## buck_v1_0
module buck_v1_0 #(
  parameter model_data_width = 25,
  parameter model_decimal_width = 16
)(
  input aclk, 
  input resetn, 
  input clock_enable,
  input pwm, 
  input signed [model_data_width-1:0] input_voltage,
  input signed [model_data_width-1:0] period_inductor,
  input signed [model_data_width-1:0] period_capacitor,
  input signed [model_data_width-1:0] inverse_resistor,
  output reg signed [model_data_width-1:0] inductor_current,
  output signed [model_data_width-1:0] capacitor_current,
  output signed [model_data_width-1:0] output_current,
  output reg signed [model_data_width-1:0] output_voltage  
);
Size in the first run: ~8600 cells after synthesis, roughly 50 flip-flops, about 67000 sq um of cells after synthesis.
export LEC_CHECK = 0
export ABC_AREA = 1
export CAP_MARGIN = 0
export CELL_PAD_IN_SITES_DETAIL_PLACEMENT = 2
export CELL_PAD_IN_SITES_GLOBAL_PLACEMENT = 2
export CORE_MARGIN = 4
export CORE_UTILIZATION = 54
export CTS_CLUSTER_DIAMETER = 297
export GPL_ROUTABILITY_DRIVEN = 1
export GPL_TIMING_DRIVEN = 0
export HOLD_SLACK_MARGIN = 0.19
export MAX_ROUTING_LAYER = met4
export MIN_ROUTING_LAYER = met1
export PLACE_DENSITY_LB_ADDON = 0.16
export SETUP_SLACK_MARGIN = 0.93
export SLEW_MARGIN = 20
export TNS_END_PERCENT = 80
create_clock -name core_clock -period 18.6 [get_ports {aclk}]
run.sh (not shown) runs the stock make flow with config.mk's settings and CLKGATE_MAP_FILE=.
The baseline ended with an error in global placement (FLW-0024).
Then changed:
CELL_PAD_IN_SITES_DETAIL_PLACEMENT = not set   (was 2)
CELL_PAD_IN_SITES_GLOBAL_PLACEMENT = 1   (was 2)
CORE_ASPECT_RATIO = 1.99   (was not set)
CORE_MARGIN = 2   (was 4)
CTS_CLUSTER_DIAMETER = 108   (was 297)
GPL_ROUTABILITY_DRIVEN = 0   (was 1)
GPL_TIMING_DRIVEN = not set   (was 0)
HOLD_SLACK_MARGIN = not set   (was 0.19)
MAX_ROUTING_LAYER = not set   (was met4)
SETUP_SLACK_MARGIN = not set   (was 0.93)
TNS_END_PERCENT = 95   (was 80)
clock period = 19.4 ns   (was 18.6 ns; I/O delays follow)
=> The new run completed without violations. Synthesized area does not change. Synthesized cell count is unchanged. Die size goes down by 2.1%.
Then changed:
CELL_PAD_IN_SITES_DETAIL_PLACEMENT = 2   (was not set)
CELL_PAD_IN_SITES_GLOBAL_PLACEMENT = 2   (was 1)
CORE_ASPECT_RATIO = not set   (was 1.99)
CTS_CLUSTER_DIAMETER = 297   (was 108)
HOLD_SLACK_MARGIN = 0.19   (was not set)
SETUP_SLACK_MARGIN = 0.93   (was not set)
TNS_END_PERCENT = 80   (was 95)
Result: This time the run did not get past detailed placement on DPL-0033; die area stays flat; area after synthesis does not change; synthesized cell count is unchanged.
Then changed:
GPL_ROUTABILITY_DRIVEN = 1   (was 0)
GPL_TIMING_DRIVEN = 0   (was not set)
MAX_ROUTING_LAYER = met4   (was not set)
What happened: This time the run stopped in global placement; synthesized cell count stays the same; die size is unchanged; synthesized area stays the same.
Then changed:
ABC_AREA = not set   (was 1)
CELL_PAD_IN_SITES_DETAIL_PLACEMENT = not set   (was 2)
CELL_PAD_IN_SITES_GLOBAL_PLACEMENT = 0   (was 2)
CORE_UTILIZATION = 72   (was 54)
CTS_CLUSTER_DIAMETER = 342   (was 297)
CTS_CLUSTER_SIZE = 57   (was not set)
GPL_ROUTABILITY_DRIVEN = 0   (was 1)
GPL_TIMING_DRIVEN = not set   (was 0)
HOLD_SLACK_MARGIN = not set   (was 0.19)
SETUP_SLACK_MARGIN = not set   (was 0.93)
TNS_END_PERCENT = 95   (was 80)
Effect: The changed run ran to the end with violations: setup timing. Area after synthesis went down by 4.0%. Synthesized cell count shrinks by 16%. Die area goes down by 28%.
Then changed:
ABC_AREA = 1   (was not set)
CORE_UTILIZATION = 54   (was 72)
CTS_CLUSTER_DIAMETER = 297   (was 342)
CTS_CLUSTER_SIZE = not set   (was 57)
GPL_ROUTABILITY_DRIVEN = 1   (was 0)
HOLD_SLACK_MARGIN = 0.19   (was not set)
MAX_ROUTING_LAYER = not set   (was met4)
SETUP_SLACK_MARGIN = 0.93   (was not set)
TNS_END_PERCENT = 80   (was 95)
=> With this change the flow completed with no timing, DRC or antenna violations. Maximum frequency came out higher by 14%. Wire length rose by 21%. Final area went up by 6.3%. Hold slack is better by 0.087 ns. Synthesized cell count is higher by 19%. Area after synthesis goes up by 4.1%. Clock-buffer cell count goes down by 1. Cell count goes up by 22%.

========
## v6
buck_v1_0 again, from the RTL that the note above started with.
## buck_v1_0
module buck_v1_0 #(
  parameter model_data_width = 25,
  parameter model_decimal_width = 16
)(
  input aclk, 
  input resetn, 
  input clock_enable,
  input pwm, 
  input signed [model_data_width-1:0] input_voltage,
  input signed [model_data_width-1:0] period_inductor,
  input signed [model_data_width-1:0] period_capacitor,
  input signed [model_data_width-1:0] inverse_resistor,
  output reg signed [model_data_width-1:0] inductor_current,
  output signed [model_data_width-1:0] capacitor_current,
  output signed [model_data_width-1:0] output_current,
  output reg signed [model_data_width-1:0] output_voltage  
);
  wire signed [model_data_width-1:0] voltage_diff;  
  wire signed [(model_data_width*2)-1:0] voltage_diff_intl_2width;  
  wire signed [model_data_width-1:0] voltage_diff_intl;  
  wire signed [(model_data_width*2)-1:0] capacitor_current_intc_2width;  
  wire signed [model_data_width-1:0] capacitor_current_intc;  
  wire signed [(model_data_width*2)-1:0] output_current_2width;  
  assign voltage_diff = pwm? input_voltage - output_voltage: -output_voltage;
  assign voltage_diff_intl_2width = voltage_diff * period_inductor;
  assign voltage_diff_intl = voltage_diff_intl_2width >>> model_decimal_width;
  always @(posedge aclk)
    if (!resetn)
      inductor_current <= 0;
    else 
      if (clock_enable)
        inductor_current <= inductor_current + voltage_diff_intl;
  assign capacitor_current = inductor_current - output_current;
  assign capacitor_current_intc_2width = capacitor_current * period_capacitor;
  assign capacitor_current_intc = capacitor_current_intc_2width >>> model_decimal_width;
  always @(posedge aclk)
    if (!resetn)
      output_voltage <= 0;
    else 
      if (clock_enable)
        output_voltage <= output_voltage + capacitor_current_intc;
  assign output_current_2width = output_voltage * inverse_resistor;
  assign output_current = output_current_2width >>> model_decimal_width;
endmodule
Settings: LEC_CHECK=0, CAP_MARGIN=0, CELL_PAD_IN_SITES_GLOBAL_PLACEMENT=0, CORE_MARGIN=2, CORE_UTILIZATION=72, CTS_CLUSTER_DIAMETER=342, CTS_CLUSTER_SIZE=57, GPL_ROUTABILITY_DRIVEN=1, HOLD_SLACK_MARGIN=0.29, MAX_ROUTING_LAYER=met4, MIN_ROUTING_LAYER=met1, PLACE_DENSITY_LB_ADDON=0.0, SETUP_SLACK_MARGIN=5.0, SLEW_MARGIN=20, TNS_END_PERCENT=5; clock period 17.5 ns.
The final report for v6 shows a completed flow and a layout that fails verification, specifically negative setup slack.
Input-level comparison between v7 and v6:
Settings: clearing GPL_ROUTABILITY_DRIVEN, which used to be 1; swapping 342 for 299 in CTS_CLUSTER_DIAMETER; clearing SETUP_SLACK_MARGIN, which used to be 5.0; clearing MIN_ROUTING_LAYER, which used to be met1; clearing TNS_END_PERCENT, which used to be 5; clearing CTS_CLUSTER_SIZE, which used to be 57; swapping 0 for 15 in CAP_MARGIN; putting ABC_AREA at 1 where nothing was set; clearing PLACE_DENSITY_LB_ADDON, which used to be 0.0; clearing CELL_PAD_IN_SITES_GLOBAL_PLACEMENT, which used to be 0; swapping 17.5 for 14.1 in the clock period (ns, I/O delays scaled along).
[summary]
In v6 the implementation ran to completion but is not tape-out ready, as the final checks report negative setup slack. From the logs: v7 reached the end of the flow and failed the layout checks with negative setup slack. Taking v6 as the reference, in v7 finished layout cell area rose 7.2%; clock latency on the worst-skew pair about even; hold slack rose 0.083 ns; area share of and-or/or-and cells after synthesis rose 0.40 points. Taking v6 as the reference point, the total length of routed met3 wires of v7 rises by 77%. From v6 to v7 the numbers moved as follows: final worst slack lower, chip area from the yosys synthesis statistics climbed about 4%. In terms of sequential share of layout area, v6 and v7 differ only marginally.
